--- design/flow/run.sh ---
#!/bin/bash
# the make line also repeats each setting of config.mk as NAME=value (left out here)
make -C /OpenROAD-flow-scripts/flow DESIGN_CONFIG=/design/flow/config.mk WORK_HOME=/design/flow/orfs CLKGATE_MAP_FILE= finish
--- design/flow/config.mk ---
export PLATFORM = sky130hd
export DESIGN_NAME = top
export DESIGN_NICKNAME = top
export VERILOG_FILES = /design/flow/design.v
export SDC_FILE = /design/flow/constraint.sdc
export NUM_CORES = 4
export LEC_CHECK = 0
export ABC_AREA = 1
export CAP_MARGIN = 20
export CORE_MARGIN = 2
export CORE_UTILIZATION = 71
export PLACE_DENSITY = 0.36
export SLEW_MARGIN = 20
--- design/flow/constraint.sdc ---
create_clock -name core_clock -period 6.35 [get_ports {clk}]
set_input_delay 1.2700 -clock core_clock [delete_from_list [all_inputs] [get_ports {clk}]]
set_output_delay 1.2700 -clock core_clock [all_outputs]
set_load 0.01 [all_outputs]
--- design/flow/design.v ---
module processor(
input   clk,
input   rst,
input   inst_valid,
input   [63:0] p_rdata,
output  reg [31:0] p_wdata,
output  reg done
    );
parameter IDLE = 0;
parameter INST = 1;
parameter ADD  = 2;
parameter SUB  = 3;
parameter MUL  = 4;
parameter TRAN = 5;
parameter DET  = 6;
parameter DONE = 7;
reg [2:0] state,n_state;
reg [4:0] inst;
reg  [6:0] A_0,A_1,A_2,A_3,B_0,B_1,B_2,B_3;
always@(posedge clk or posedge rst) begin
    if(rst) begin
        state <= 0;
    end
    else begin
        state <= n_state;
    end
end
always@(*) begin
    case(state)
    IDLE:begin
        n_state =(inst_valid == 1)? INST : IDLE; 
    end
    INST:begin
        case(inst)
            5'b00001:   n_state = ADD;
            5'b00010:   n_state = SUB;
            5'b00100:   n_state = MUL;
            5'b01000:   n_state = TRAN;
            5'b10000:   n_state = DET;
            default:     n_state = IDLE;
        endcase
    end
    ADD:begin
        n_state = DONE;
    end
    SUB:begin
        n_state = DONE;
    end
    MUL:begin
        n_state = DONE;
    end
    TRAN:begin
        n_state = DONE;
    end
    DET:begin
        n_state = DONE;
    end
    DONE:begin
        n_state = IDLE;
    end
    default:begin
        n_state = IDLE;
    end
    endcase
end
always@(posedge clk) begin
    case(state)
    IDLE:begin
         p_wdata <= 0;
         done    <= 0;
         inst <= (inst_valid == 1)? p_rdata[60:56] : 5'd0;
         A_0  <= (inst_valid == 1)? p_rdata[6:0] : 7'd0;
         A_1  <= (inst_valid == 1)? p_rdata[13:7] : 7'd0;
         A_2  <= (inst_valid == 1)? p_rdata[20:14] : 7'd0;
         A_3  <= (inst_valid == 1)? p_rdata[27:21] : 7'd0;
         B_0  <= (inst_valid == 1)? p_rdata[34:28] : 7'd0;
         B_1  <= (inst_valid == 1)? p_rdata[41:35] : 7'd0;
         B_2  <= (inst_valid == 1)? p_rdata[48:42] : 7'd0;
         B_3  <= (inst_valid == 1)? p_rdata[55:49] : 7'd0;
    end
    INST:begin
    end
    ADD:begin
        p_wdata[6:0]   <= A_0 + B_0;
        p_wdata[13:7]  <= A_1 + B_1;
        p_wdata[20:14] <= A_2 + B_2;
        p_wdata[27:21] <= A_3 + B_3;
        p_wdata[31:28] <= 4'd0;
        done <= 1;
    end
    SUB:begin
        p_wdata[6:0]   <= A_0 - B_0;
        p_wdata[13:7]  <= A_1 - B_1;
        p_wdata[20:14] <= A_2 - B_2;
        p_wdata[27:21] <= A_3 - B_3;
        p_wdata[31:28] <= 4'd0;
        done <= 1;
    end
    MUL:begin
        p_wdata[6:0]     <= (A_0 * B_0) + (A_1 * B_2);
        p_wdata[13:7]    <= (A_0 * B_1) + (A_1 * B_3);
        p_wdata[20:14]   <= (A_2 * B_0) + (A_3 * B_2);
        p_wdata[27:21]   <= (A_2 * B_1) + (A_3 * B_3);
        p_wdata[31:28] <= 4'd0;
        done <= 1;
    end
    TRAN:begin
        p_wdata[6:0]     <= A_0;
        p_wdata[13:7]    <= A_2;
        p_wdata[20:14]   <= A_1;
        p_wdata[27:21]   <= A_3; 
        p_wdata[31:28] <= 4'd0;
        done <= 1;
    end
    DET:begin
        p_wdata[6:0]     <= (A_0 * A_3) - (A_1 * A_2);
        p_wdata[31:6] <= 25'd0;
        done <= 1;
    end
    DONE:begin
        done <= 0;
    end
    default:begin
        p_wdata <= 0;
        done    <= 0;
    end
    endcase
end
endmodule
module controller(
input clk,
input rst,
input done,
input  [31:0] p_wdata,
input  [31:0] b_rdata,
output reg [31:0] b_wdata,
output [63:0] p_rdata,
output reg [31:0] addr,
output reg inst_valid,
output reg [3:0] we,
output reg en
    );
parameter bram_base_addr   = 32'h00000000;  
parameter result_base_addr   =  32'h00000000 ; 
parameter RESET_1     = 0;
parameter RESET_2     = 1;
parameter IDLE      = 2;
parameter R_BEGIN_1 = 3;
parameter R_BEGIN_2 = 4;
parameter READ_1    = 5;
parameter READ_2    = 6;
parameter READ_3    = 7;
parameter READ_4    = 8;
parameter WAIT      = 9;
parameter WRITE_1   = 10;
parameter WRITE_2   = 11;
reg [31:0] data1,data2;
reg start;
reg [3:0]  state,n_state;
reg [31:0] counter_r,counter_w;
reg [31:0] count,count_goal;
assign   p_rdata = {data2,data1};
always@(posedge clk or posedge rst) begin
    if(rst) begin
        state <= RESET_1;
    end
    else begin
        state <= n_state;
    end
end
always@(*) begin
    case(state)
        RESET_1:begin
            n_state = RESET_2;
        end
        RESET_2:begin
            n_state = (count == count_goal)? IDLE : RESET_2;
        end
        IDLE:begin
            n_state = (start)? READ_1 : R_BEGIN_1;
        end
        R_BEGIN_1:begin
             n_state = R_BEGIN_2;
        end
        R_BEGIN_2:begin
             n_state = IDLE;
        end
        READ_1:begin
            n_state = READ_2;
        end
        READ_2:begin
            n_state = READ_3;
        end
        READ_3:begin
            n_state = READ_4;
        end
        READ_4:begin
            n_state = WAIT;
        end
        WAIT:begin
            n_state = (done)? WRITE_1 : WAIT;
        end
        WRITE_1:begin
            n_state = WRITE_2;
        end
        WRITE_2:begin
            n_state = IDLE;
        end 
        default: begin
            n_state = IDLE;
        end 
    endcase
end
always@(posedge clk) begin
    case(state)
        RESET_1:begin
            inst_valid <= 0;
            counter_r    <= 32'd4;
            counter_w    <= 32'd40;
            addr       <= 0;
            we         <= 4'h0;
            en         <= 0;
            start      <= 0;
            data1      <= 0;
            data2      <= 0;
            count      <= 0;
            count_goal <=15; 
            b_wdata    <= 0;
        end 
        RESET_2:begin
            en         <= (count == count_goal)? 1:0;
            count      <= (count == count_goal)? 0 : count +1;
        end
        IDLE:begin
            addr <= (start)? bram_base_addr + counter_r : bram_base_addr;
            we   <= 0;
        end
        R_BEGIN_1:begin
             addr <= addr;
        end
        R_BEGIN_2:begin
              start <= (b_rdata[31] == 1)? 1:0;
        end
        READ_1:begin
            addr <= addr;
            counter_r <= counter_r + 32'd4;
        end
        READ_2:begin
            data1  <= b_rdata;
            addr <= bram_base_addr + counter_r;
        end
        READ_3:begin
            addr <= addr;
            counter_r <= counter_r + 32'd4;
        end
        READ_4:begin
            data2  <= b_rdata;
            counter_r <= counter_r + 32'd4;
        end
        WAIT:begin
            inst_valid <= 1;
            b_wdata    <= (done == 1)? p_wdata : 0;
        end
        WRITE_1:begin
            inst_valid <= 0;
            addr <= result_base_addr + counter_w;
            we   <= 4'hf;
        end
        WRITE_2:begin
            counter_w    <= counter_w + 32'd4;
            we   <= 4'hf;
            start <= 0;
        end 
        default: begin
            inst_valid <= 0;
            counter_r    <= 32'd4;
            counter_w    <= 32'd40;
            addr       <= 0;
            we         <= 4'h0;
            en         <= 0;
            start      <= 0;
            data1      <= 0;
            data2      <= 0;
            count      <= 0;
            count_goal <=15; 
            b_wdata    <= 0;
        end 
    endcase
end
endmodule
`timescale 1ns / 1ps
module top(
input clk,
input rst,
input  [31:0] b_rdata,
output [31:0] b_wdata,
output [31:0] addr,
output [3:0] we,
output en,
output rstout
    );
wire inst_valid;
wire [63:0] p_rdata;
wire [31:0] p_wdata;
wire done;
assign rstout = ~rst;
processor po(
        .clk(clk),
        .rst(rstout),
        .inst_valid(inst_valid),
        .p_rdata(p_rdata),
        .p_wdata(p_wdata),
        .done(done)
    );
controller co(
        .clk(clk),
        .rst(rstout),
        .done(done),
        .p_wdata(p_wdata),
        .b_rdata(b_rdata),
        .b_wdata(b_wdata),   
        .p_rdata(p_rdata),
        .addr(addr),
        .inst_valid(inst_valid),
        .we(we),
        .en(en)
    );
endmodule
==> results_slide.txt, run 1 <==
Flow Results at a Glance

Job
  – Count of tool warnings: 35
  – Max Cap Viol: 0

Final timing
  – Max Slew Vio Count: 0
  – Setup TNS after final layout: 0 ps
  – RSZ-0062 raised after global routing: false
  – Cycle use final: 0.888
  – Final hold violation count: 0
  – Max-slew headroom: 0.359
  – Final worst slack: 714 ps
  – Final Critical Period: 5640 ps
  – FMAX: 177 MHz
  – Worst-Margin Slew: 962 ps
  – Final setup violation count: 0
  – Clock Skew: 24.3 ps

Pwr
  – Sequential share of power: 0.524
  – Pleak: 13.8 nW
  – Seq pwr: 2.61 mW
  – Clock share of power: 0.401
  – Max IR drop VDD: 0.201 mV
  – PwrDens: 188 nW/um^2
  – Clock group: 1.99 mW
  – Pwr top: sequential cells
  – P_comb: 0.377 mW
  – Internal power: 3.75 mW
  – Comb pwr share: 0.076
  – Sw Share: 0.246
  – Total power: 4.98 mW
  – Sw Pwr: 1.22 mW

Worst setup path
  – WP data arrival: 5930 ps
  – Startpoint types: flip-flop
  – CP max-delay cell: edfxtp_1
  – Worst R2R End: po.p_wdata[6]$_DFFE_PP_
  – CP endpoint: po.p_wdata[6]$_DFFE_PP_
  – FF-to-FF Start: po.A_0[1]$_SDFFCE_PN0P_
  – Peak fanout along the critical path: 10
  – Critical path buffers and inverters: 6
  – Critical Path End Type: flip-flop
  – Critical Path Source: po.A_0[1]$_SDFFCE_PN0P_
  – Critical path class: reg -> reg
  – Reg-to-reg slack, setup: 710 ps
  – Cell Chain, Critical Path: nand2_1 > fa_1 > inv_1 > fa_1 > inv_1 > fa_1 > inv_1 > fa_1 > inv_1 > fa_1 > inv_1 > fa_1 > ha_1 > a21oi_1 > nand3_1 > nand2_1 > nand2_1 > nand3_1 > nand2_1 > inv_1 > nand2_1 > nand3_1 > a21oi_1
  – Critical path depth: 23
  – Crit-path max cell delay: 610 ps
  – R2R depth: 23
  – Crit-path leading delay family: adder cells
  – Worst endpoint required time: 6640 ps

Detailed routing
  – Antenna Nets Post-Route: 0
  – Post-DR vias/cell: 5.65
  – Drt initial violations: 1922
  – Drt wl/cell: 18.3 um
  – Total wire length: 62500 um
  – Via count: 19300
  – DRT Pass-1 Iters: 8
  – DRC errors left: 0

GRT
  – Number of global-route vias before repair: 19100
  – Most crowded layer after global routing: met2
  – Antenna violations before repair: 2
  – Largest net degree at the start of global routing: 65
  – Total grt overflow: 0
  – Met3 usage: 0.0666
  – Met2 Use GR: 0.579
  – Met1 usage: 0.487
  – First-pass GRT wire length: 99000 um
  – All-Layer GR Usage: 0.360

Floorplanning
  – I/O pin count: 104
  – Chip area: 35300 um^2
  – Core Box Area: 33400 um^2
  – Die width: 188 um
  – Fp util: 0.719
  – Die height: 188 um
  – Core Rows: 67

Min path
  – Hold wc startpoint: co.state[9]$_DFF_PN0_
  – Hold Crit Class: reg -> reg
  – Hold depth: 0
  – WHS Endpoint: co.state[2]$_DFF_PN0_

Yosys
  – Post-synth ARST share: 0.0615
  – Post-synth EDFFs: 305
  – Dominant kind of combinational cell: simple AND/OR/NAND/NOR gates
  – Top cells by area: edfxtp_1 38%, nand2_1 12%, inv_1 11%, ha_1 8.5%, fa_1 8.4%
  – Synth Area in Compound Gates: 0.0554
  – Top-count cell post-synth: nand2_1
  – Simple Share, Synth: 0.206
  – Syn Std Cell Area: 24000 um^2
  – Syn Area/Cell: 8.37 um^2
  – Cells after synthesis: 2865
  – Max-area cell share: 0.382
  – Distinct lib cells: 60
  – Area reported by Yosys stat: 24000 um^2
  – Yosys cell count: 2865
  – Yosys xor share: 0.0406
  – Top cells by count, synth: 749 x nand2_1, 679 x inv_1, 305 x edfxtp_1
  – Main synth FF type: edfxtp_1
  – Synthesized registers: 325
  – Adder Area Share: 0.169
  – Ys Warns: 2
  – Cell taking the most area after synthesis: edfxtp_1
  – Mux contribution to synthesized area: 0
  – Seq/Total Area, Yosys: 0.403

Run status
  – Outcome: finished clean

Place
  – DP HPWL: 46200 um
  – Port-buffer cells: 97
  – Gpl congestion: 0.941
  – Place WS: 783 ps

CTS
  – Clock root buffer: clkbuf_16
  – PostCTS Resize Cnt: 0
  – CTS buffer count: 35
  – Hold Buf Count CTS: 0
  – Clock tree sinks: 325
  – Latency at later pin: 540 ps
  – CTS tree: built
  – Clock-pin slew on the worst setup and hold paths: 60 ps
  – CTS max path bufs: 3
  – Post-CTS Setup Bufs: 0
  – Htree depth: 2

Cells and area
  – Final Net Count: 3244
  – P&R area growth vs syn: 10.7%
  – Fill cell count: 2266
  – Logic area: 11300 um^2
  – Flop area: 9660 um^2
## stage by stage
step           instance area, um^2  instances  hold slack [ps]  utilization
2_1_floorplan                24000       2871              352            -
6_report                     26500       3422              399        0.795
3_5_place_dp                 25400       3358              375        0.762
3_3_place_gp                 25400       3357              376        0.762
4_1_cts                      26500       3421              396        0.795
5_1_grt                      26500       3421              410        0.795
## per-layer routing
layer | vias to the layer above | part of all wire
met4 | 2 | 0.043
met5 | - | 0.00022
li1 | 9058 | -
met1 | 9073 | 0.39
met3 | 198 | 0.10
met2 | 991 | 0.46
## layout make-up
cell class                 instances  area share
multi-input combinational       1761       0.428
sequential                       325       0.364
inverter                         686      0.0971
timing repair buffer             138      0.0485
clock buffer                      46      0.0357
tap                              448      0.0211
clock inverter                    17     0.00575
antenna                            1   0.0000943
==> run 2, diff against run 1 <==
- CORE_UTILIZATION: 71 -> 72
- CTS_CLUSTER_DIAMETER: not set -> 63
- PLACE_DENSITY: 0.36 -> not set
- PLACE_DENSITY_LB_ADDON: not set -> 0.24
- SETUP_SLACK_MARGIN: not set -> 0.83
- clock period: 6.35 -> 3.16 ns (I/O delays scaled with it)
==> run 2 against run 1 <==
  * The layout now fails its checks (negative setup slack)
  * Cell area grew 11%
  * Total power is 100% higher
  * Cell count is 5.2% higher
  * Critical path depth stayed put
  * Combinational power increased by 110%
  * Maximum frequency is 4.3% higher
  * Core utilization rose by 11 points
  * Critical path type unchanged
  * Largest power group unchanged
==> results_slide.txt, run 2 <==
Flow Results at a Glance

Yosys
  – Dominant kind of combinational cell: simple AND/OR/NAND/NOR gates
  – Top cells by area: edfxtp_1 38%, nand2_1 12%, inv_1 11%, ha_1 8.5%, fa_1 8.4%
  – Yosys xor share: 0.0406
  – Top cells by count, synth: 749 x nand2_1, 679 x inv_1, 305 x edfxtp_1
  – Post-synth ARST share: 0.0615
  – Seq/Total Area, Yosys: 0.403
  – Main synth FF type: edfxtp_1
  – Max-area cell share: 0.382
  – Cells after synthesis: 2865
  – Simple Share, Synth: 0.206
  – Post-synth EDFFs: 305
  – Adder Area Share: 0.169
  – Mux contribution to synthesized area: 0
  – Yosys cell count: 2865
  – Syn Area/Cell: 8.37 um^2
  – Syn Std Cell Area: 24000 um^2
  – Synth Area in Compound Gates: 0.0554
  – Distinct lib cells: 60
  – Cell taking the most area after synthesis: edfxtp_1
  – Synthesized registers: 325
  – Ys Warns: 2
  – Area reported by Yosys stat: 24000 um^2
  – Top-count cell post-synth: nand2_1

Final timing
  – FMAX: 185 MHz
  – Final worst slack: -2250 ps
  – Final setup violation count: 20
  – Setup TNS after final layout: -27540 ps
  – Clock Skew: 18.8 ps
  – Final hold violation count: 0
  – Final Critical Period: 5410 ps
  – Cycle use final: 1.71
  – Max Slew Vio Count: 0
  – Max-slew headroom: 0.354
  – RSZ-0062 raised after global routing: true
  – Worst-Margin Slew: 967 ps

Worst setup path
  – Crit-path most repeated cell: fa_1
  – Peak fanout along the critical path: 5
  – Critical Path Source: po.B_0[2]$_SDFFCE_PN0P_
  – FF-to-FF Start: po.B_0[2]$_SDFFCE_PN0P_
  – Crit-path max cell delay: 560 ps
  – CP endpoint: po.p_wdata[20]$_DFFE_PP_
  – Crit-path leading delay family: adder cells
  – Critical path buffers and inverters: 7
  – Worst R2R End: po.p_wdata[20]$_DFFE_PP_
  – WP data arrival: 5700 ps
  – Reg-to-reg slack, setup: -2250 ps
  – Critical path depth: 23
  – Worst endpoint required time: 3460 ps
  – Critical path class: reg -> reg
  – R2R depth: 23
  – Cell Chain, Critical Path: buf_6 > buf_6 > nand2_4 > fa_1 > fa_1 > fa_1 > inv_2 > fa_1 > inv_1 > fa_1 > inv_1 > fa_1 > ha_4 > nand2_4 > inv_2 > nand4_1 > a31o_2 > nand2_2 > inv_2 > nand2_2 > nand3_2 > nand3_2 > nand2_1
  – CP max-delay cell: fa_1
  – Critical Path End Type: flip-flop
  – Startpoint types: flip-flop

Run status
  – SO Faults: negative setup slack
  – Outcome: complete, but fails checks

Floorplanning
  – Die width: 186 um
  – Core Rows: 66
  – Die height: 186 um
  – Fp util: 0.733
  – Core Box Area: 32700 um^2
  – Chip area: 34800 um^2
  – I/O pin count: 104

Detailed routing
  – Antenna Nets Post-Route: 0
  – Drt initial violations: 3159
  – Drt wl/cell: 21.3 um
  – Post-DR vias/cell: 6.01
  – Total wire length: 76900 um
  – DRC errors left: 0
  – Via count: 21700
  – DRT Pass-1 Iters: 8

Place
  – # placed instances: 3470
  – DP HPWL: 49100 um
  – Gpl congestion: 1.01
  – Port-buffer cells: 97
  – Place WS: -2110 ps

GRT
  – First-pass GRT wire length: 110000 um
  – Antenna violations before repair: 0
  – Number of global-route vias before repair: 21200
  – All-Layer GR Usage: 0.406
  – Total grt overflow: 0
  – Largest net degree at the start of global routing: 65

Cells and area
  – Non-Filler Instances: 3601
  – Fill cell count: 1392
  – P&R area growth vs syn: 22.8%
  – Final Net Count: 3427

Pwr
  – Sw Share: 0.253
  – P_comb: 0.784 mW
  – Sw Pwr: 2.55 mW
  – Seq pwr: 5.24 mW
  – Pwr top: sequential cells
  – Clock group: 4.06 mW
  – Pleak: 14.8 nW
  – Internal power: 7.54 mW
  – PwrDens: 342 nW/um^2
  – Comb pwr share: 0.078
  – Sequential share of power: 0.519
  – Clock share of power: 0.403
  – Max IR drop VDD: 0.695 mV

Job
  – Count of tool warnings: 36
  – Max Cap Viol: 0

CTS
  – Hold Buf Count CTS: 0
  – Clock tree sinks: 325
  – CTS buffer count: 35
  – Clock root buffer: clkbuf_16
  – Latency at later pin: 550 ps
  – CTS tree: built
  – CTS max path bufs: 3
  – Htree depth: 2
  – Clock-pin slew on the worst setup and hold paths: 70 ps

Min path
  – Hold Crit Class: in -> async
run 2: layout make-up:
cell class                 instances  area [um^2]  area share
antenna                            2         5.00    0.000170
clock inverter                    21          188     0.00637
tap                              442          553      0.0188
sequential                       325         9670       0.328
inverter                         686         2570      0.0875
clock buffer                      43          927      0.0315
multi-input combinational       1761        12600       0.427
timing repair buffer             321         2950       0.100
run 2: repair_timing:
action / 4_1_cts / 5_1_grt
gates cloned: 0 / 0
resized: 142 / 112
setup endpoints to repair: 37 / 46
pin swaps: 87 / 85
setup buffers: 26 / 39
run 2: routing by layer:
layer	vias to the layer above	wire length (um)	share of wire	global-route usage
met1	10000	25900	0.34	0.487
met5	-	0	0	0
met4	0	5810	0.076	0.233
li1	9424	-	-	-
met3	464	8730	0.11	0.0720
met2	1743	36400	0.47	0.694
run 2: per-stage QoR:
| stage | total power, mW | hold WS, ps | utilization | area, um^2 |
|---|---|---|---|---|
| after floorplan | 5.79 | 336 | - | 24400 |
| after global placement | 5.98 | 382 | 0.813 | 26600 |
| after detailed placement | 6.04 | 382 | 0.813 | 26600 |
| after CTS | 10.0 | 396 | 0.878 | 28700 |
| after global routing | 10.4 | 413 | 0.900 | 29400 |
| final | 10.1 | 395 | 0.900 | 29400 |
==> run 3, diff against run 2 <==
- ABC_AREA: 1 -> not set
- CTS_CLUSTER_DIAMETER: 63 -> 25
- CTS_CLUSTER_SIZE: not set -> 38
- SETUP_SLACK_MARGIN: 0.83 -> 1.4
- clock period: 3.16 -> 4.75 ns (I/O delays scaled with it)
==> run 3 against run 2 <==
  * The layout still fails its checks (negative setup slack)
  * Area after synthesis shrank 7.3%
  * Sequential cell count is the same
  * Critical path depth decreased by 5
  * Highest routed layer is now met5
  * Clock power grew 36%
  * Critical path type unchanged
  * Core utilization rose by 3.2 points
==> results_slide.txt, run 3 <==
Flow Results at a Glance

GRT
  – Number of global-route vias before repair: 20700
  – All-Layer GR Usage: 0.553
  – First-pass GRT wire length: 131000 um
  – Largest net degree at the start of global routing: 66
  – Antenna violations before repair: 17
  – Total grt overflow: 0

Worst setup path
  – Critical Path Source: po.B_0[4]$_SDFFCE_PN0P_
  – Worst R2R End: po.p_wdata[20]$_DFFE_PP_
  – R2R depth: 18
  – WP data arrival: 6750 ps
  – Critical path class: reg -> reg
  – Critical path buffers and inverters: 5
  – Reg-to-reg slack, setup: -1700 ps
  – Cell Chain, Critical Path: buf_6 > nand2_2 > fa_2 > fa_2 > fa_1 > inv_1 > fa_1 > inv_2 > fa_1 > inv_1 > fa_2 > xnor2_2 > xnor2_1 > xnor2_1 > xnor3_1 > xnor2_1 > a222oi_1 > inv_1
  – Critical Path End Type: flip-flop
  – Peak fanout along the critical path: 3
  – Crit-path leading delay family: adder cells
  – Worst endpoint required time: 5050 ps
  – FF-to-FF Start: po.B_0[4]$_SDFFCE_PN0P_
  – Crit-path max cell delay: 840 ps
  – Startpoint types: flip-flop
  – CP max-delay cell: xnor2_1
  – CP endpoint: po.p_wdata[20]$_DFFE_PP_
  – Critical path depth: 18

Yosys
  – Ys Warns: 2
  – Distinct lib cells: 58
  – Cell taking the most area after synthesis: edfxtp_1
  – Max-area cell share: 0.412
  – Top cells by area: edfxtp_1 41%, ha_1 9.1%, fa_1 9.1%, and2_1 7.6%, xnor2_1 6.5%
  – Post-synth ARST share: 0.0615
  – Syn Area/Cell: 11.0 um^2
  – Mux contribution to synthesized area: 0.00135
  – Post-synth EDFFs: 305
  – Cells after synthesis: 2020
  – Seq/Total Area, Yosys: 0.435
  – Main synth FF type: edfxtp_1
  – Dominant kind of combinational cell: adder cells
  – Area reported by Yosys stat: 22200 um^2
  – Top cells by count, synth: 305 x edfxtp_1, 271 x and2_1, 173 x inv_1
  – Top-count cell post-synth: edfxtp_1
  – Yosys cell count: 2020
  – Syn Std Cell Area: 22200 um^2
  – Yosys xor share: 0.103
  – Simple Share, Synth: 0.175
  – Synthesized registers: 325
  – Adder Area Share: 0.182
  – Synth Area in Compound Gates: 0.0559

CTS
  – Clock root buffer: clkbuf_16
  – Hold Buf Count CTS: 0
  – Clock-pin slew on the worst setup and hold paths: 60 ps
  – CTS tree: built
  – CTS max path bufs: 3
  – Htree depth: 3
  – CTS buffer count: 74
  – Clock tree sinks: 325
  – Latency at later pin: 640 ps

Detailed routing
  – Total wire length: 101000 um
  – Via count: 21100
  – Post-DR vias/cell: 7.73
  – Drt wl/cell: 36.9 um
  – Drt initial violations: 4566
  – DRT Pass-1 Iters: 17
  – Antenna Nets Post-Route: 0
  – DRC errors left: 0

Pwr
  – Seq pwr: 3.61 mW
  – Clock group: 5.52 mW
  – Internal power: 6.93 mW
  – Sw Pwr: 2.70 mW
  – Clock share of power: 0.573
  – Max IR drop VDD: 0.583 mV
  – PwrDens: 338 nW/um^2
  – Pwr top: clock
  – Pleak: 11.5 nW
  – P_comb: 0.504 mW
  – Sequential share of power: 0.375
  – Sw Share: 0.281
  – Total power: 9.63 mW
  – Comb pwr share: 0.052

Final timing
  – Final Critical Period: 6450 ps
  – Cycle use final: 1.36
  – Final hold violation count: 0
  – FMAX: 155 MHz
  – Worst-Margin Slew: 1390 ps
  – RSZ-0062 raised after global routing: true
  – Setup TNS after final layout: -8380 ps
  – Max Slew Vio Count: 0
  – Final setup violation count: 13
  – Final worst slack: -1700 ps
  – Clock Skew: 64.5 ps
  – Max-slew headroom: 0.0721

Min path
  – Hold wc startpoint: co.start$_DFFE_PN_
  – Hold Crit Class: reg -> reg
  – WHS Endpoint: co.state[9]$_DFF_PN0_
  – Hold depth: 1

Floorplanning
  – Chip area: 32300 um^2
  – I/O pin count: 104
  – Die height: 180 um
  – Fp util: 0.729
  – Die width: 180 um
  – Core Rows: 64
  – Core Box Area: 30500 um^2

Run status
  – SO Faults: negative setup slack
  – Outcome: complete, but fails checks

Place
  – Port-buffer cells: 97
  – Gpl congestion: 0.962
  – # placed instances: 2547
  – DP HPWL: 42800 um

Job
  – Count of tool warnings: 39
  – Max Cap Viol: 0

Cells and area
  – Non-Filler Instances: 2728
  – Final Net Count: 2560
  – P&R area growth vs syn: 28.0%
  – Util after Layout: 0.933
==> run 3: per-stage QoR <==
stage	hold WS [ps]	setup slack, ps	instance area, um^2
final	441	-1700	28500
after global placement	429	-428	24600
after detailed placement	427	-539	24600
after CTS	432	-570	28100
after global routing	460	-1650	28400
after floorplan	352	-497	22700
==> run 3: cell type report <==
class,count,area [um^2]
multi-input combinational,1431,12600
sequential,325,9660
timing repair buffer,257,2370
fill,793,2060
clock buffer,83,1890
clock inverter,55,727
inverter,174,661
tap,396,495
antenna,7,17.5
==> run 3: what timing repair did <==
action / CTS / global route
gates resized: 109 / 73
endpoints found under the setup margin: 20 / 21
setup buffers: 28 / 8
pin swaps: 54 / 53
==> run 3: routing by layer <==
metal,share of wire,vias to the layer above,GRT usage
met4,0.13,20,0.461
li1,-,7315,-
met1,0.27,9485,0.622
met3,0.18,1290,0.230
met5,0.0036,-,0.0193
met2,0.41,2982,0.820
==> run 4, diff against run 3 <==
- CORE_UTILIZATION: 72 -> 66
- CTS_CLUSTER_DIAMETER: 25 -> not set
- CTS_CLUSTER_SIZE: 38 -> not set
- PLACE_DENSITY_LB_ADDON: 0.24 -> not set
- SETUP_SLACK_MARGIN: 1.4 -> not set
- clock period: 4.75 -> 4.0 ns (I/O delays scaled with it)
==> run 4 against run 3 <==
  * Worst setup slack improved by 450 ps
  * Highest routed layer is now met4
  * Critical path type unchanged
  * Still fails the layout checks on negative setup slack
  * Sequential share of layout area up 2.3 points
  * Hold slack worse by 7.9 ps
  * Count of clock-buffer cells in the layout is 39 lower
  * Global-route usage fell by 21 points
==> results_slide.txt, run 4 <==
Flow Results at a Glance

Run status
  – Outcome: complete, but fails checks
  – SO Faults: negative setup slack

Pwr
  – Internal power: 5.84 mW
  – Sw Share: 0.232
  – Clock share of power: 0.401
  – Pleak: 10.9 nW
  – Max IR drop VDD: 0.427 mV
  – Comb pwr share: 0.049
  – Sw Pwr: 1.77 mW
  – PwrDens: 286 nW/um^2
  – Clock group: 3.05 mW
  – Sequential share of power: 0.550
  – Pwr top: sequential cells
  – P_comb: 0.373 mW
  – Seq pwr: 4.19 mW

Final timing
  – Final Critical Period: 5240 ps
  – Final hold violation count: 0
  – Final setup violation count: 14
  – Final worst slack: -1240 ps
  – Worst-Margin Slew: 975 ps
  – RSZ-0062 raised after global routing: true
  – Max-slew headroom: 0.350
  – FMAX: 191 MHz
  – Max Slew Vio Count: 0
  – Cycle use final: 1.31
  – Clock Skew: 25.0 ps
  – WHS: 433 ps

Worst setup path
  – FF-to-FF Start: po.B_0[4]$_SDFFCE_PN0P_
  – Crit-path max cell delay: 570 ps
  – CP max-delay cell: fa_2
  – Critical path depth: 19
  – Critical path class: reg -> reg
  – Crit-path leading delay family: adder cells
  – CP endpoint: po.p_wdata[20]$_DFFE_PP_
  – R2R depth: 19
  – Crit-path most repeated cell: fa_1
  – Worst endpoint required time: 4290 ps
  – Worst R2R End: po.p_wdata[20]$_DFFE_PP_
  – WP data arrival: 5530 ps
  – Startpoint types: flip-flop
  – Critical Path Source: po.B_0[4]$_SDFFCE_PN0P_
  – Cell Chain, Critical Path: buf_6 > nand2_4 > fa_2 > fa_2 > fa_1 > inv_1 > fa_1 > inv_1 > fa_1 > fa_1 > inv_2 > ha_4 > o21ai_2 > o21bai_1 > a21oi_1 > xnor3_1 > xnor2_1 > a222oi_1 > inv_1
  – Critical Path End Type: flip-flop
  – Reg-to-reg slack, setup: -1240 ps
  – Peak fanout along the critical path: 4
  – Critical path buffers and inverters: 5

Job
  – Count of tool warnings: 38
  – Max Cap Viol: 0

Cells and area
  – Fill cell count: 2058
  – Final Net Count: 2540
  – Logic area: 12300 um^2
  – P&R area growth vs syn: 19.9%
  – Util after Layout: 0.799
  – Flop area: 9660 um^2

CTS
  – Htree depth: 2
  – Clock tree sinks: 325
  – Hold Buf Count CTS: 0
  – CTS buffer count: 35
  – CTS max path bufs: 3
  – Clock root buffer: clkbuf_16
  – Clock-pin slew on the worst setup and hold paths: 70 ps
  – Latency at later pin: 530 ps
  – CTS tree: built

Yosys
  – Ys Warns: 2
  – Syn Std Cell Area: 22200 um^2
  – Cell taking the most area after synthesis: edfxtp_1
  – Post-synth EDFFs: 305
  – Cells after synthesis: 2020
  – Synthesized registers: 325
  – Dominant kind of combinational cell: adder cells
  – Max-area cell share: 0.412
  – Post-synth ARST share: 0.0615
  – Syn Area/Cell: 11.0 um^2
  – Mux contribution to synthesized area: 0.00135
  – Synth Area in Compound Gates: 0.0559
  – Seq/Total Area, Yosys: 0.435
  – Top-count cell post-synth: edfxtp_1
  – Adder Area Share: 0.182
  – Distinct lib cells: 58
  – Top cells by area: edfxtp_1 41%, ha_1 9.1%, fa_1 9.1%, and2_1 7.6%, xnor2_1 6.5%
  – Main synth FF type: edfxtp_1
  – Yosys xor share: 0.103
  – Top cells by count, synth: 305 x edfxtp_1, 271 x and2_1, 173 x inv_1
  – Area reported by Yosys stat: 22200 um^2
  – Yosys cell count: 2020
  – Simple Share, Synth: 0.175

GRT
  – Total grt overflow: 0
  – Largest net degree at the start of global routing: 65
  – Antenna violations before repair: 1
  – First-pass GRT wire length: 91400 um
  – All-Layer GR Usage: 0.338
  – Number of global-route vias before repair: 16800

Floorplanning
  – Chip area: 35200 um^2
  – I/O pin count: 104
  – Die height: 188 um
  – Die width: 188 um
  – Core Rows: 67
  – Core Box Area: 33400 um^2
  – Fp util: 0.666

Detailed routing
  – Drt wl/cell: 21.6 um
  – DRC errors left: 0
  – Via count: 15900
  – Drt initial violations: 1278
  – Antenna Nets Post-Route: 0
  – DRT Pass-1 Iters: 8
  – Post-DR vias/cell: 5.84
  – Total wire length: 58600 um

Place
  – Place WS: -1320 ps
  – Gpl congestion: 1.01
  – Port-buffer cells: 97
  – DP HPWL: 42600 um

Min path
  – Hold Crit Class: reg -> reg
  – Hold depth: 1
  – WHS Endpoint: co.state[9]$_DFF_PN0_
  – Hold wc startpoint: co.start$_DFFE_PN_
-- run 4: per-layer routing --
layer  vias up  wire length, um  global-route usage
met5         -                0                   0
met2       705            28400               0.572
met1      7714            22800               0.429
met3       211             4160              0.0494
li1       7235                -                   -
met4         0             3220               0.165
-- run 4: what timing repair did --
action / 4_1_cts / 5_1_grt
setup endpoints to repair: 17 / 17
pin swaps: 48 / 40
setup buffers: 20 / 13
hold endpoints to repair: 0 / 0
resized: 59 / 65
cloned: 0 / 0
-- run 4: metrics by stage --
stage | cell area, um^2 | std cells | TNS (ps) | power [mW]
after floorplan | 22400 | 2026 | -9650 | 4.44
after global placement | 24600 | 2623 | -12410 | 4.58
after detailed placement | 24600 | 2623 | -13110 | 4.62
after CTS | 26200 | 2704 | -11880 | 7.64
after global routing | 26600 | 2716 | -14690 | 7.85
final | 26600 | 2716 | -12680 | 7.61
-- run 4: area by class of cell --
| class | instances | share of cell area |
|---|---|---|
| multi-input cells | 1431 | 0.460 |
| flip-flops and latches | 325 | 0.363 |
| repair buffers | 276 | 0.0918 |
| clock buffers | 44 | 0.0349 |
| inverters | 174 | 0.0245 |
| well taps | 448 | 0.0210 |
| clock inverters | 17 | 0.00470 |
| diodes | 1 | 0.0000939 |
==> run 5, diff against run 4 <==
- CORE_UTILIZATION: 66 -> 54
- GPL_ROUTABILITY_DRIVEN: not set -> 1
- MAX_ROUTING_LAYER: not set -> met4
- PLACE_DENSITY_LB_ADDON: not set -> 0.17
- clock period: 4.0 -> 4.68 ns (I/O delays scaled with it)
==> run 5 against run 4 <==
  * Still fails the layout checks on negative setup slack
  * Cell count rose by 1.8%
  * Maximum frequency increased by 0.49%
  * Area after synthesis is the same
  * Total power shrank 14%
  * Critical path depth did not move
  * Largest cell class unchanged
  * Non-clock buffer count down 36
  * Critical path type unchanged
  * Highest routed layer unchanged
==> results_slide.txt, run 5 <==
Flow Results at a Glance

CTS
  – Clock root buffer: clkbuf_16
  – Clock tree sinks: 325
  – CTS tree: built
  – Htree depth: 2
  – CTS buffer count: 36
  – Clock-pin slew on the worst setup and hold paths: 70 ps
  – Hold Buf Count CTS: 0
  – CTS max path bufs: 3
  – Latency at later pin: 550 ps

Pwr
  – Clock group: 2.65 mW
  – Pleak: 10.7 nW
  – Seq pwr: 3.55 mW
  – Sequential share of power: 0.543
  – Comb pwr share: 0.053
  – Internal power: 5.03 mW
  – Max IR drop VDD: 0.484 mV
  – Clock share of power: 0.404
  – Sw Share: 0.231
  – PwrDens: 251 nW/um^2
  – P_comb: 0.346 mW
  – Pwr top: sequential cells
  – Sw Pwr: 1.51 mW
  – Total power: 6.54 mW

Yosys
  – Syn Std Cell Area: 22200 um^2
  – Cell taking the most area after synthesis: edfxtp_1
  – Syn Area/Cell: 11.0 um^2
  – Synth Area in Compound Gates: 0.0559
  – Seq/Total Area, Yosys: 0.435
  – Top cells by count, synth: 305 x edfxtp_1, 271 x and2_1, 173 x inv_1
  – Max-area cell share: 0.412
  – Post-synth EDFFs: 305
  – Area reported by Yosys stat: 22200 um^2
  – Mux contribution to synthesized area: 0.00135
  – Top-count cell post-synth: edfxtp_1
  – Cells after synthesis: 2020
  – Main synth FF type: edfxtp_1
  – Simple Share, Synth: 0.175
  – Ys Warns: 2
  – Yosys cell count: 2020
  – Top cells by area: edfxtp_1 41%, ha_1 9.1%, fa_1 9.1%, and2_1 7.6%, xnor2_1 6.5%
  – Dominant kind of combinational cell: adder cells
  – Post-synth ARST share: 0.0615
  – Adder Area Share: 0.182
  – Yosys xor share: 0.103
  – Distinct lib cells: 58
  – Synthesized registers: 325

Worst setup path
  – Crit-path max cell delay: 550 ps
  – Critical path buffers and inverters: 4
  – Crit-path leading delay family: adder cells
  – CP max-delay cell: fa_1
  – Worst endpoint required time: 4970 ps
  – Reg-to-reg slack, setup: -540 ps
  – Peak fanout along the critical path: 5
  – CP endpoint: po.p_wdata[6]$_DFFE_PP_
  – Critical path depth: 19
  – Critical Path End Type: flip-flop
  – R2R depth: 19
  – Critical path class: reg -> reg
  – FF-to-FF Start: po.B_0[3]$_SDFFCE_PN0P_
  – Cell Chain, Critical Path: and2_1 > fa_1 > inv_2 > fa_1 > inv_2 > fa_1 > inv_1 > fa_1 > inv_1 > fa_1 > fa_1 > ha_4 > o21ai_2 > o21bai_1 > a21oi_1 > xnor3_1 > xor2_1 > nand2_1 > a22oi_2
  – WP data arrival: 5510 ps
  – Worst R2R End: po.p_wdata[6]$_DFFE_PP_
  – Startpoint types: flip-flop
  – Critical Path Source: po.B_0[3]$_SDFFCE_PN0P_
  – Crit-path most repeated cell: fa_1

Floorplanning
  – Die height: 207 um
  – Chip area: 42800 um^2
  – Fp util: 0.546
  – Core Box Area: 40700 um^2
  – Die width: 207 um
  – Core Rows: 74
  – I/O pin count: 104

Final timing
  – Clock Skew: 21.3 ps
  – Final setup violation count: 10
  – Final worst slack: -538 ps
  – Final hold violation count: 0
  – Worst-Margin Slew: 977 ps
  – WHS: 421 ps
  – RSZ-0062 raised after global routing: true
  – Cycle use final: 1.12
  – Max Slew Vio Count: 0
  – Final Critical Period: 5220 ps
  – FMAX: 192 MHz
  – Max-slew headroom: 0.349

GRT
  – Largest net degree at the start of global routing: 66
  – Antenna violations before repair: 1
  – First-pass GRT wire length: 85800 um
  – All-Layer GR Usage: 0.274
  – Total grt overflow: 0
  – Number of global-route vias before repair: 15600

Detailed routing
  – Total wire length: 55900 um
  – WL met2: 25900 um
  – Metal3 WL: 3200 um
  – WL met1: 24000 um
  – # diodes: 0
  – Drt initial violations: 1110
  – DR top layer: met4
  – DRT Pass-1 Iters: 5
  – Drt wl/cell: 20.2 um
  – DRC errors left: 0
  – Post-DR vias/cell: 5.54
  – Via count: 15300
  – Antenna Nets Post-Route: 0

Min path
  – Hold wc startpoint: co.state[11]$_DFF_PN0_
  – Hold Crit Class: reg -> reg
  – WHS Endpoint: co.state[1]$_DFF_PN0_
  – Hold depth: 0

Job
  – Max Cap Viol: 0
  – Count of tool warnings: 36

Place
  – Port-buffer cells: 97
  – Gpl congestion: 0.973
  – Place WS: -630 ps
  – DP HPWL: 41000 um
  – Placed instance area: 24600 um^2

Cells and area
  – Util after Layout: 0.641
  – P&R area growth vs syn: 17.4%
  – Final Net Count: 2505
  – Design area: 26100 um^2

Run status
  – Outcome: complete, but fails checks
  – SO Faults: negative setup slack
==> run 5: stage by stage <==
| stage | TNS, ps | cells |
|---|---|---|
| global route | -4770 | 2766 |
| global placement | -3520 | 2688 |
| finish | -3310 | 2766 |
| CTS | -3310 | 2757 |
| floorplan | -2170 | 2026 |
| detailed placement | -4270 | 2690 |
==> run 5: what timing repair did <==
item | in CTS | in global routing
gates resized | 26 | 46
pin swaps | 9 | 25
cloned | 0 | 1
setup endpoints to repair | 11 | 13
setup buffers | 5 | 9
==> run 5: cell type report <==
| cell class | instances | area [um^2] |
|---|---|---|
| fillers | 3266 | 14600 |
| multi-input cells | 1431 | 11900 |
| flip-flops and latches | 325 | 9660 |
| repair buffers | 240 | 2160 |
| clock buffers | 50 | 1000 |
| well taps | 532 | 666 |
| inverters | 174 | 653 |
| clock inverters | 14 | 81.3 |
==> run 5: routing by layer <==
metal / GRT usage / up-vias
li1: - / 7168
met3: 0.0361 / 161
met5: - / -
met4: 0.124 / 0
met1: 0.365 / 7507
met2: 0.423 / 482
==> run 6, diff against run 5 <==
- ABC_AREA: not set -> 1
- CORE_UTILIZATION: 54 -> 59
- GPL_ROUTABILITY_DRIVEN: 1 -> not set
- MAX_ROUTING_LAYER: met4 -> not set
- PLACE_DENSITY_LB_ADDON: 0.17 -> not set
- TNS_END_PERCENT: not set -> 40
- clock period: 4.68 -> 4.14 ns (I/O delays scaled with it)
==> run 6 against run 5 <==
  * The layout still fails its checks (negative setup slack)
  * Synthesized cell count increased by 42%
  * Cell area up 7.9%
  * Critical endpoint unchanged
  * Wire length grew 12%
  * Maximum frequency down 0.18%
  * Via count rose by 25%
  * Sequential share of layout area is 2.7 points lower
  * Global-route usage grew 3.3 points
  * Sequential power is 12% higher
  * Clock skew is 8.1 ps higher
  * Clock power rose by about 20%
==> results_slide.txt, run 6 <==
Flow Results at a Glance

Final timing
  – Max-slew headroom: 0.319
  – Clock Skew: 29.4 ps
  – RSZ-0062 raised after global routing: true
  – Setup TNS after final layout: -10360 ps
  – Cycle use final: 1.26
  – Final worst slack: -1090 ps
  – Final hold violation count: 0
  – FMAX: 191 MHz
  – Final setup violation count: 15
  – WHS: 411 ps
  – Final Critical Period: 5230 ps
  – Worst-Margin Slew: 1020 ps
  – Max Slew Vio Count: 0

Detailed routing
  – Drt wl/cell: 17.2 um
  – DRT Pass-1 Iters: 5
  – Post-DR vias/cell: 5.24
  – Drt initial violations: 1324
  – Total wire length: 62800 um
  – Antenna Nets Post-Route: 0
  – Via count: 19100
  – DRC errors left: 0

Yosys
  – Adder Area Share: 0.169
  – Simple Share, Synth: 0.206
  – Mux contribution to synthesized area: 0
  – Ys Warns: 2
  – Max-area cell share: 0.382
  – Top cells by area: edfxtp_1 38%, nand2_1 12%, inv_1 11%, ha_1 8.5%, fa_1 8.4%
  – Top cells by count, synth: 749 x nand2_1, 679 x inv_1, 305 x edfxtp_1
  – Main synth FF type: edfxtp_1
  – Syn Std Cell Area: 24000 um^2
  – Synth Area in Compound Gates: 0.0554
  – Area reported by Yosys stat: 24000 um^2
  – Syn Area/Cell: 8.37 um^2
  – Yosys xor share: 0.0406
  – Dominant kind of combinational cell: simple AND/OR/NAND/NOR gates
  – Top-count cell post-synth: nand2_1
  – Post-synth EDFFs: 305
  – Post-synth ARST share: 0.0615
  – Yosys cell count: 2865
  – Distinct lib cells: 60
  – Cells after synthesis: 2865
  – Seq/Total Area, Yosys: 0.403
  – Synthesized registers: 325
  – Cell taking the most area after synthesis: edfxtp_1

Floorplanning
  – Core Box Area: 39900 um^2
  – Fp util: 0.601
  – Die height: 206 um
  – I/O pin count: 104
  – Chip area: 42300 um^2
  – Die width: 206 um
  – Core Rows: 73

Run status
  – Outcome: complete, but fails checks
  – SO Faults: negative setup slack

Place
  – Gpl congestion: 0.943
  – Port-buffer cells: 97
  – # placed instances: 3561
  – DP HPWL: 47600 um
  – Place WS: -1090 ps
  – Placed instance area: 26600 um^2

Pwr
  – Internal power: 5.84 mW
  – Sw Pwr: 1.86 mW
  – Total power: 7.70 mW
  – Pwr top: sequential cells
  – Max IR drop VDD: 0.504 mV
  – Clock share of power: 0.411
  – Seq pwr: 3.98 mW
  – Pleak: 14.5 nW
  – PwrDens: 274 nW/um^2
  – P_comb: 0.551 mW
  – Sequential share of power: 0.517
  – Sw Share: 0.242
  – Comb pwr share: 0.072
  – Clock group: 3.17 mW

CTS
  – Latency at later pin: 560 ps
  – Clock tree sinks: 325
  – Clock-pin slew on the worst setup and hold paths: 80 ps
  – CTS tree: built
  – CTS max path bufs: 3
  – Clock root buffer: clkbuf_16
  – CTS buffer count: 36
  – Hold Buf Count CTS: 0
  – Htree depth: 2

Worst setup path
  – Worst R2R End: po.p_wdata[6]$_DFFE_PP_
  – Crit-path max cell delay: 540 ps
  – Crit-path most repeated cell: fa_1
  – Critical Path Source: po.A_0[1]$_SDFFCE_PN0P_
  – Crit-path leading delay family: adder cells
  – CP max-delay cell: fa_1
  – R2R depth: 26
  – Startpoint types: flip-flop
  – WP data arrival: 5550 ps
  – Critical path class: reg -> reg
  – Reg-to-reg slack, setup: -1090 ps
  – FF-to-FF Start: po.A_0[1]$_SDFFCE_PN0P_
  – Critical Path End Type: flip-flop
  – Critical path depth: 26
  – Worst endpoint required time: 4460 ps
  – Peak fanout along the critical path: 4
  – Critical path buffers and inverters: 8
  – CP endpoint: po.p_wdata[6]$_DFFE_PP_

GRT
  – All-Layer GR Usage: 0.307
  – Largest net degree at the start of global routing: 65
  – Total grt overflow: 0
  – Antenna violations before repair: 3
  – Number of global-route vias before repair: 19100
  – First-pass GRT wire length: 99900 um

Min path
  – Hold Crit Class: reg -> reg
  – Hold wc startpoint: co.state[8]$_DFF_PN0_
  – WHS Endpoint: co.state[5]$_DFF_PN0_
  – Hold depth: 0

Cells and area
  – P&R area growth vs syn: 17.5%
  – Design area: 28200 um^2
  – Non-Filler Instances: 3646
  – Fill cell count: 3106
  – Final Net Count: 3392
  – Util after Layout: 0.706

Job
  – Count of tool warnings: 38
  – Max Cap Viol: 0
-- run 6: what timing repair did --
action                                  CTS  global route
pin swaps                                18            28
setup buffers                            14             7
endpoints found under the setup margin   16            17
gates cloned                              0             0
gates resized                            36            19
-- run 6: area by class of cell --
type                    count  area [um^2]  area share
diodes                      1         2.50   0.0000889
clock buffers              40          937      0.0333
clock inverters            23          211     0.00751
inverters                 686         2570      0.0914
multi-input cells        1761        11700       0.414
flip-flops and latches    325         9660       0.343
well taps                 525          657      0.0233
repair buffers            285         2460      0.0872
-- run 6: per-layer routing --
| layer | wire [um] | part of all wire | up-vias | GRT usage |
|---|---|---|---|---|
| li1 | - | - | 9357 | - |
| met1 | 26200 | 0.42 | 9017 | 0.398 |
| met2 | 30100 | 0.48 | 580 | 0.521 |
| met3 | 3930 | 0.063 | 141 | 0.0448 |
| met4 | 2570 | 0.041 | 4 | 0.123 |
| met5 | 23 | 0.00037 | - | 0 |
==> run 7, diff against run 6 <==
- CORE_UTILIZATION: 59 -> 72
- CTS_CLUSTER_SIZE: not set -> 98
- TNS_END_PERCENT: 40 -> not set
- clock period: 4.14 -> 3.63 ns (I/O delays scaled with it)
==> run 7 against run 6 <==
  * The layout still fails its checks (negative setup slack)
  * First-iteration DRC count up 110%
  * Sequential share of layout area down 1.2 points
  * Global-route usage up 12 points
  * Count of clock-buffer cells in the layout up 5
  * Sequential power up 15%
  * Cell area up 3.6%
  * Area after synthesis unchanged
  * Register-to-register slack worse by 560 ps
  * Synthesized cell count unchanged
==> results_slide.txt, run 7 <==
Flow Results at a Glance

Run status
  – Outcome: complete, but fails checks
  – SO Faults: negative setup slack

Worst setup path
  – FF-to-FF Start: po.B_0[2]$_SDFFCE_PN0P_
  – Worst endpoint required time: 3930 ps
  – Crit-path most repeated cell: fa_1
  – CP endpoint: po.p_wdata[6]$_DFFE_PP_
  – Critical Path End Type: flip-flop
  – R2R depth: 27
  – Crit-path leading delay family: adder cells
  – Critical Path Source: po.B_0[2]$_SDFFCE_PN0P_
  – Startpoint types: flip-flop
  – Critical path depth: 27
  – Critical path class: reg -> reg
  – Worst R2R End: po.p_wdata[6]$_DFFE_PP_
  – Peak fanout along the critical path: 3
  – Reg-to-reg slack, setup: -1650 ps
  – CP max-delay cell: fa_1
  – Crit-path max cell delay: 560 ps
  – Critical path buffers and inverters: 9
  – WP data arrival: 5580 ps

Place
  – Gpl congestion: 1.00
  – # placed instances: 3479
  – Placed instance area: 26600 um^2
  – Port-buffer cells: 97
  – DP HPWL: 48900 um
  – Place WS: -1620 ps

Yosys
  – Top cells by count, synth: 749 x nand2_1, 679 x inv_1, 305 x edfxtp_1
  – Synth Area in Compound Gates: 0.0554
  – Post-synth ARST share: 0.0615
  – Post-synth EDFFs: 305
  – Cell taking the most area after synthesis: edfxtp_1
  – Mux contribution to synthesized area: 0
  – Yosys cell count: 2865
  – Top-count cell post-synth: nand2_1
  – Synthesized registers: 325
  – Seq/Total Area, Yosys: 0.403
  – Ys Warns: 2
  – Distinct lib cells: 60
  – Syn Area/Cell: 8.37 um^2
  – Simple Share, Synth: 0.206
  – Max-area cell share: 0.382
  – Top cells by area: edfxtp_1 38%, nand2_1 12%, inv_1 11%, ha_1 8.5%, fa_1 8.4%
  – Yosys xor share: 0.0406
  – Area reported by Yosys stat: 24000 um^2
  – Dominant kind of combinational cell: simple AND/OR/NAND/NOR gates
  – Syn Std Cell Area: 24000 um^2
  – Cells after synthesis: 2865
  – Adder Area Share: 0.169
  – Main synth FF type: edfxtp_1

Final timing
  – Clock Skew: 38.6 ps
  – Final hold violation count: 0
  – Cycle use final: 1.45
  – FMAX: 189 MHz
  – Max-slew headroom: 0.353
  – RSZ-0062 raised after global routing: true
  – Max Slew Vio Count: 0
  – Final Critical Period: 5280 ps
  – Final worst slack: -1650 ps
  – Final setup violation count: 19
  – Setup TNS after final layout: -18920 ps
  – Worst-Margin Slew: 970 ps

Min path
  – Hold depth: 0
  – Hold wc startpoint: co.state[9]$_DFF_PN0_
  – WHS Endpoint: co.state[2]$_DFF_PN0_
  – Hold Crit Class: reg -> reg

Pwr
  – PwrDens: 303 nW/um^2
  – Clock share of power: 0.409
  – Internal power: 6.63 mW
  – Sequential share of power: 0.515
  – Pleak: 14.7 nW
  – Clock group: 3.62 mW
  – Sw Share: 0.251
  – Max IR drop VDD: 0.514 mV
  – Comb pwr share: 0.075
  – Pwr top: sequential cells
  – P_comb: 0.666 mW
  – Sw Pwr: 2.22 mW
  – Seq pwr: 4.56 mW

Floorplanning
  – Fp util: 0.733
  – I/O pin count: 104
  – Core Box Area: 32700 um^2
  – Die width: 186 um
  – Chip area: 34800 um^2
  – Die height: 186 um
  – Core Rows: 66

Job
  – Count of tool warnings: 39
  – Max Cap Viol: 0

Detailed routing
  – DRC errors left: 0
  – Via count: 21700
  – Total wire length: 77000 um
  – Drt wl/cell: 21.4 um
  – DRT Pass-1 Iters: 9
  – Post-DR vias/cell: 6.03
  – Antenna Nets Post-Route: 0
  – Drt initial violations: 2740

Cells and area
  – Final Net Count: 3421
  – Design area: 29200 um^2
  – P&R area growth vs syn: 21.7%
  – Flop area: 9660 um^2
  – Non-Filler Instances: 3594
  – Logic area: 12400 um^2
  – Fill cell count: 1477
  – Util after Layout: 0.892

CTS
  – CTS tree: built
  – CTS buffer count: 35
  – Hold Buf Count CTS: 0
  – Clock-pin slew on the worst setup and hold paths: 70 ps
  – CTS max path bufs: 3
  – Htree depth: 2
  – Latency at later pin: 560 ps
  – Clock root buffer: clkbuf_16
  – Clock tree sinks: 325

GRT
  – First-pass GRT wire length: 116000 um
  – Total grt overflow: 0
  – Antenna violations before repair: 4
  – All-Layer GR Usage: 0.428
  – Number of global-route vias before repair: 21900
  – Largest net degree at the start of global routing: 65
==> run 7: repair_timing <==
| action | 4_1_cts | 5_1_grt |
|---|---|---|
| setup endpoints to repair | 20 | 20 |
| pin swaps | 82 | 96 |
| buffers inserted | 31 | 27 |
| resized | 147 | 107 |
==> run 7: per-stage QoR <==
stage | power [mW] | hold slack, ps
4_1_cts | 8.80 | 401
5_1_grt | 9.10 | 419
3_5_place_dp | 5.27 | 388
3_3_place_gp | 5.21 | 390
2_1_floorplan | 5.04 | 352
6_report | 8.85 | 401
==> run 7: layout make-up <==
type                            instances  area share
Tap cell                              442      0.0190
Clock inverter                         19     0.00665
Multi-Input combinational cell       1761       0.425
Sequential cell                       325       0.331
Clock buffer                           45      0.0320
Inverter                              686      0.0885
Antenna cell                            1   0.0000858
Timing Repair Buffer                  315      0.0978
==> run 7: layer usage <==
layer / track usage / wire (um) / vias to the layer above
met5: 0 / 13 / -
li1: - / - / 9413
met2: 0.714 / 35700 / 1547
met1: 0.506 / 26400 / 10200
met3: 0.104 / 8940 / 517
met4: 0.258 / 5960 / 2
==> run 8, diff against run 7 <==
- ABC_AREA: 1 -> not set
- CAP_MARGIN: 20 -> 25
- CORE_MARGIN: 2 -> 10
- CORE_UTILIZATION: 72 -> 41
- CTS_CLUSTER_SIZE: 98 -> not set
- GPL_ROUTABILITY_DRIVEN: not set -> 0
- MAX_ROUTING_LAYER: not set -> met4
- PLACE_DENSITY_LB_ADDON: not set -> 0.17
- clock period: 3.63 -> 7.9 ns (I/O delays scaled with it)
==> run 8 against run 7 <==
  * Now clean on timing, DRC and antenna
  * Clock skew decreased by 24 ps
  * Maximum frequency is 12% lower
  * Combinational power shrank 72%
  * Via count down 33%
  * Largest cell class unchanged
  * Largest power group unchanged
==> results_slide.txt, run 8 <==
Flow Results at a Glance

Run status
  – Outcome: finished clean

Worst setup path
  – CP max-delay cell: edfxtp_1
  – Critical Path Source: po.A_0[2]$_SDFFCE_PN0P_
  – Critical Path End Type: flip-flop
  – Critical path buffers and inverters: 4
  – Crit-path most repeated cell: fa_1
  – Reg-to-reg slack, setup: 1880 ps
  – Worst R2R End: po.p_wdata[6]$_DFFE_PP_
  – Worst endpoint required time: 8190 ps
  – Crit-path leading delay family: adder cells
  – R2R depth: 19
  – CP endpoint: po.p_wdata[6]$_DFFE_PP_
  – Critical path class: reg -> reg
  – Crit-path max cell delay: 670 ps
  – Critical path depth: 19
  – Cell Chain, Critical Path: ha_1 > fa_1 > inv_1 > fa_1 > inv_1 > fa_1 > inv_1 > fa_1 > inv_1 > fa_1 > fa_1 > ha_1 > o21ai_0 > o21bai_1 > a21oi_1 > xnor3_1 > xor2_1 > nand2_1 > a22oi_1
  – Peak fanout along the critical path: 16
  – WP data arrival: 6310 ps
  – FF-to-FF Start: po.A_0[2]$_SDFFCE_PN0P_
  – Startpoint types: flip-flop

CTS
  – CTS max path bufs: 3
  – Htree depth: 2
  – CTS buffer count: 37
  – Latency at later pin: 550 ps
  – Post-CTS Setup Bufs: 0
  – Clock tree sinks: 325
  – PostCTS Resize Cnt: 0
  – Clock root buffer: clkbuf_16
  – Hold Buf Count CTS: 0
  – CTS tree: built
  – Clock-pin slew on the worst setup and hold paths: 70 ps

Floorplanning
  – Fp util: 0.414
  – Die height: 253 um
  – Chip area: 63900 um^2
  – Core Rows: 85
  – I/O pin count: 104
  – Die width: 253 um
  – Core Box Area: 53700 um^2

Final timing
  – Max-slew headroom: 0.260
  – Final setup violation count: 0
  – Clock Skew: 14.2 ps
  – FMAX: 166 MHz
  – RSZ-0062 raised after global routing: false
  – Final hold violation count: 0
  – Cycle use final: 0.762
  – Max Slew Vio Count: 0
  – Setup TNS after final layout: 0 ps
  – Worst-Margin Slew: 1110 ps
  – Final Critical Period: 6020 ps

Pwr
  – Sw Share: 0.231
  – P_comb: 0.187 mW
  – Clock share of power: 0.410
  – Max IR drop VDD: 0.199 mV
  – Internal power: 3.00 mW
  – Sequential share of power: 0.542
  – PwrDens: 156 nW/um^2
  – Clock group: 1.60 mW
  – Pwr top: sequential cells
  – Sw Pwr: 0.904 mW
  – Seq pwr: 2.12 mW
  – Comb pwr share: 0.048
  – Pleak: 10.1 nW

Yosys
  – Dominant kind of combinational cell: adder cells
  – Area reported by Yosys stat: 22200 um^2
  – Top cells by count, synth: 305 x edfxtp_1, 271 x and2_1, 173 x inv_1
  – Max-area cell share: 0.412
  – Top cells by area: edfxtp_1 41%, ha_1 9.1%, fa_1 9.1%, and2_1 7.6%, xnor2_1 6.5%
  – Post-synth EDFFs: 305
  – Adder Area Share: 0.182
  – Syn Area/Cell: 11.0 um^2
  – Ys Warns: 2
  – Yosys cell count: 2020
  – Top-count cell post-synth: edfxtp_1
  – Post-synth ARST share: 0.0615
  – Synthesized registers: 325
  – Cell taking the most area after synthesis: edfxtp_1
  – Yosys xor share: 0.103
  – Synth Area in Compound Gates: 0.0559
  – Cells after synthesis: 2020
  – Syn Std Cell Area: 22200 um^2
  – Simple Share, Synth: 0.175
  – Main synth FF type: edfxtp_1
  – Seq/Total Area, Yosys: 0.435
  – Mux contribution to synthesized area: 0.00135
  – Distinct lib cells: 58

Min path
  – Hold Crit Class: reg -> reg
  – Hold wc startpoint: co.state[11]$_DFF_PN0_
  – Hold depth: 0
  – WHS Endpoint: co.state[1]$_DFF_PN0_

Detailed routing
  – DRT Pass-1 Iters: 5
  – Antenna Nets Post-Route: 0
  – Post-DR vias/cell: 5.15
  – Drt initial violations: 1202
  – Total wire length: 56500 um
  – DRC errors left: 0
  – Drt wl/cell: 20.0 um
  – Via count: 14500

Place
  – Port-buffer cells: 97
  – DP HPWL: 40700 um

GRT
  – Total grt overflow: 0
  – Number of global-route vias before repair: 15200
  – Most crowded layer after global routing: met2
  – All-Layer GR Usage: 0.186
  – Met3 usage: 0.0235
  – Met2 Use GR: 0.288
  – Met1 usage: 0.251
  – First-pass GRT wire length: 89900 um
  – Antenna violations before repair: 1
  – Largest net degree at the start of global routing: 65

Job
  – Count of tool warnings: 33
  – Max Cap Viol: 0

Cells and area
  – P&R area growth vs syn: 12.8%
  – Final Net Count: 2394
  – Util after Layout: 0.467
run 8: cell type report:
| class | instances | area, um^2 |
|---|---|---|
| fill | 4942 | 28600 |
| sequential | 325 | 9660 |
| tap | 696 | 871 |
| antenna | 2 | 5.00 |
| clock buffer | 46 | 981 |
| multi-input combinational | 1431 | 11600 |
| inverter | 174 | 653 |
| timing repair buffer | 128 | 1200 |
| clock inverter | 18 | 135 |
run 8: per-stage QoR:
| stage | hold WS [ps] | power, mW | cells | area (um^2) | setup WS [ps] |
|---|---|---|---|---|---|
| final | 418 | 3.91 | 2820 | 25100 | 1880 |
| after floorplan | 352 | 2.25 | 2026 | 22300 | 2350 |
| after global placement | 396 | 2.33 | 2754 | 24000 | 1920 |
| after CTS | 422 | 3.96 | 2818 | 25100 | 1850 |
| after global routing | 431 | 4.07 | 2819 | 25100 | 1500 |
| after detailed placement | 400 | 2.34 | 2754 | 24000 | 1850 |
run 8: per-layer routing:
layer,share of wire,vias up
met5,0,-
met4,0.026,0
met3,0.047,73
met2,0.46,333
met1,0.46,7156
li1,-,6953
==> run 9, diff against run 8 <==
- CAP_MARGIN: 25 -> 20
- CORE_MARGIN: 10 -> 2
- CORE_UTILIZATION: 41 -> 72
- CTS_CLUSTER_DIAMETER: not set -> 28
- CTS_CLUSTER_SIZE: not set -> 40
- GPL_ROUTABILITY_DRIVEN: 0 -> 1
- HOLD_SLACK_MARGIN: not set -> -0.06
- PLACE_DENSITY: not set -> 0.64
- PLACE_DENSITY_LB_ADDON: 0.17 -> not set
- SETUP_SLACK_MARGIN: not set -> 1.32
- clock period: 7.9 -> 4.57 ns (I/O delays scaled with it)
==> run 9 against run 8 <==
  * The layout now fails its checks (negative setup slack)
  * Sequential cell count unchanged
  * Clock power increased to 3.2 times the previous value
  * Critical path depth decreased by 1
  * Via count increased by 31%
  * Maximum frequency decreased by 7.1%
  * Synthesized cell count unchanged
  * Total power increased by 140%
  * Global-route usage increased by 28 points
  * Worst setup slack got worse by 3800 ps
  * Largest cell class unchanged
==> results_slide.txt, run 9 <==
Flow Results at a Glance

Final timing
  – RSZ-0062 raised after global routing: true
  – WHS: 426 ps
  – Final hold violation count: 0
  – Final worst slack: -1910 ps
  – Cycle use final: 1.42
  – Max-slew headroom: 0.236
  – Max Slew Vio Count: 0
  – Final setup violation count: 13
  – Final Critical Period: 6480 ps
  – Worst-Margin Slew: 1140 ps
  – Clock Skew: 29.7 ps
  – FMAX: 154 MHz

Worst setup path
  – Critical path class: reg -> reg
  – WP data arrival: 6810 ps
  – Worst R2R End: po.p_wdata[13]$_DFFE_PP_
  – Startpoint types: flip-flop
  – Crit-path leading delay family: adder cells
  – Reg-to-reg slack, setup: -1910 ps
  – Peak fanout along the critical path: 4
  – Crit-path most repeated cell: fa_1
  – Worst endpoint required time: 4900 ps
  – Crit-path max cell delay: 900 ps
  – Critical Path Source: po.A_0[0]$_SDFFCE_PN0P_
  – Critical path buffers and inverters: 4
  – Critical Path End Type: flip-flop
  – CP max-delay cell: a21oi_1
  – Critical path depth: 18
  – R2R depth: 18
  – CP endpoint: po.p_wdata[13]$_DFFE_PP_
  – FF-to-FF Start: po.A_0[0]$_SDFFCE_PN0P_
  – Cell Chain, Critical Path: nand2_1 > fa_1 > fa_1 > fa_1 > inv_1 > fa_1 > inv_2 > fa_1 > fa_1 > inv_2 > ha_4 > o21ai_2 > o21bai_1 > a21oi_1 > xnor3_1 > xnor2_1 > a222oi_1 > inv_1

Yosys
  – Syn Std Cell Area: 22200 um^2
  – Distinct lib cells: 58
  – Post-synth EDFFs: 305
  – Synthesized registers: 325
  – Synth Area in Compound Gates: 0.0559
  – Mux contribution to synthesized area: 0.00135
  – Seq/Total Area, Yosys: 0.435
  – Dominant kind of combinational cell: adder cells
  – Max-area cell share: 0.412
  – Cells after synthesis: 2020
  – Yosys xor share: 0.103
  – Top cells by area: edfxtp_1 41%, ha_1 9.1%, fa_1 9.1%, and2_1 7.6%, xnor2_1 6.5%
  – Top-count cell post-synth: edfxtp_1
  – Ys Warns: 2
  – Area reported by Yosys stat: 22200 um^2
  – Syn Area/Cell: 11.0 um^2
  – Adder Area Share: 0.182
  – Top cells by count, synth: 305 x edfxtp_1, 271 x and2_1, 173 x inv_1
  – Simple Share, Synth: 0.175
  – Main synth FF type: edfxtp_1
  – Cell taking the most area after synthesis: edfxtp_1
  – Post-synth ARST share: 0.0615
  – Yosys cell count: 2020

Pwr
  – Seq pwr: 3.73 mW
  – Clock share of power: 0.555
  – Pwr top: clock
  – PwrDens: 327 nW/um^2
  – Clock group: 5.14 mW
  – P_comb: 0.386 mW
  – Comb pwr share: 0.042
  – Sw Pwr: 2.34 mW
  – Pleak: 11.5 nW
  – Sw Share: 0.252
  – Max IR drop VDD: 0.554 mV
  – Sequential share of power: 0.403
  – Internal power: 6.92 mW

Detailed routing
  – DR top layer: met4
  – WL met2: 37100 um
  – Total wire length: 83400 um
  – Metal3 WL: 11500 um
  – Antenna Nets Post-Route: 0
  – DRT Pass-1 Iters: 12
  – WL met1: 25600 um
  – Via count: 19000
  – Drt initial violations: 2984
  – Drt wl/cell: 30.5 um
  – Post-DR vias/cell: 6.96
  – DRC errors left: 0

Job
  – Max Cap Viol: 0
  – Count of tool warnings: 39

GRT
  – All-Layer GR Usage: 0.462
  – Largest net degree at the start of global routing: 64
  – Number of global-route vias before repair: 18700
  – First-pass GRT wire length: 109000 um
  – Antenna violations before repair: 7
  – Total grt overflow: 0

Cells and area
  – Final Net Count: 2570
  – Fill cell count: 976
  – P&R area growth vs syn: 27.3%
  – Non-Filler Instances: 2733
  – Logic area: 12600 um^2
  – Util after Layout: 0.927
  – Design area: 28300 um^2
  – Flop area: 9660 um^2

Place
  – DP HPWL: 43000 um
  – # placed instances: 2567
  – Placed instance area: 24800 um^2
  – Port-buffer cells: 97
  – Gpl congestion: 0.988

Floorplanning
  – Die height: 180 um
  – Fp util: 0.729
  – Core Rows: 64
  – Chip area: 32300 um^2
  – I/O pin count: 104
  – Core Box Area: 30500 um^2
  – Die width: 180 um

CTS
  – Clock tree sinks: 325
  – Clock root buffer: clkbuf_16
  – Latency at later pin: 600 ps
  – CTS max path bufs: 3
  – CTS buffer count: 69
  – CTS tree: built
  – Htree depth: 3
  – Hold Buf Count CTS: 0
  – Clock-pin slew on the worst setup and hold paths: 50 ps

Run status
  – Outcome: complete, but fails checks
  – SO Faults: negative setup slack

Min path
  – Hold depth: 1
  – Hold wc startpoint: co.start$_DFFE_PN_
  – WHS Endpoint: co.state[9]$_DFF_PN0_
  – Hold Crit Class: reg -> reg
[run 9: routing by layer]
metal	up-vias	track usage
li1	7346	-
met1	8918	0.524
met2	1937	0.738
met3	808	0.107
met4	0	0.305
met5	-	-
[run 9: repair_timing]
action                     CTS  global route
gates resized               84            86
buffers inserted            18            13
pin swaps                   52            48
hold endpoints to repair     0             0
gates cloned                 0             0
setup endpoints to repair   20            20
[run 9: cell type report]
class                   count  area share
diodes                      8    0.000708
clock buffers              85      0.0669
clock inverters            42      0.0162
inverters                 174      0.0232
multi-input cells        1431       0.445
flip-flops and latches    325       0.342
well taps                 396      0.0175
repair buffers            272      0.0889
[run 9: through the flow]
stage / setup WS [ps] / total power [mW] / setup TNS, ps
2_1_floorplan: -677 / 3.89 / -2940
3_3_place_gp: -608 / 4.01 / -3930
3_5_place_dp: -751 / 4.05 / -5000
4_1_cts: -702 / 9.10 / -5050
5_1_grt: -1930 / 9.36 / -9930
6_report: -1910 / 9.26 / -8970
No activity file was given, so power comes from the tool's default toggle rates.
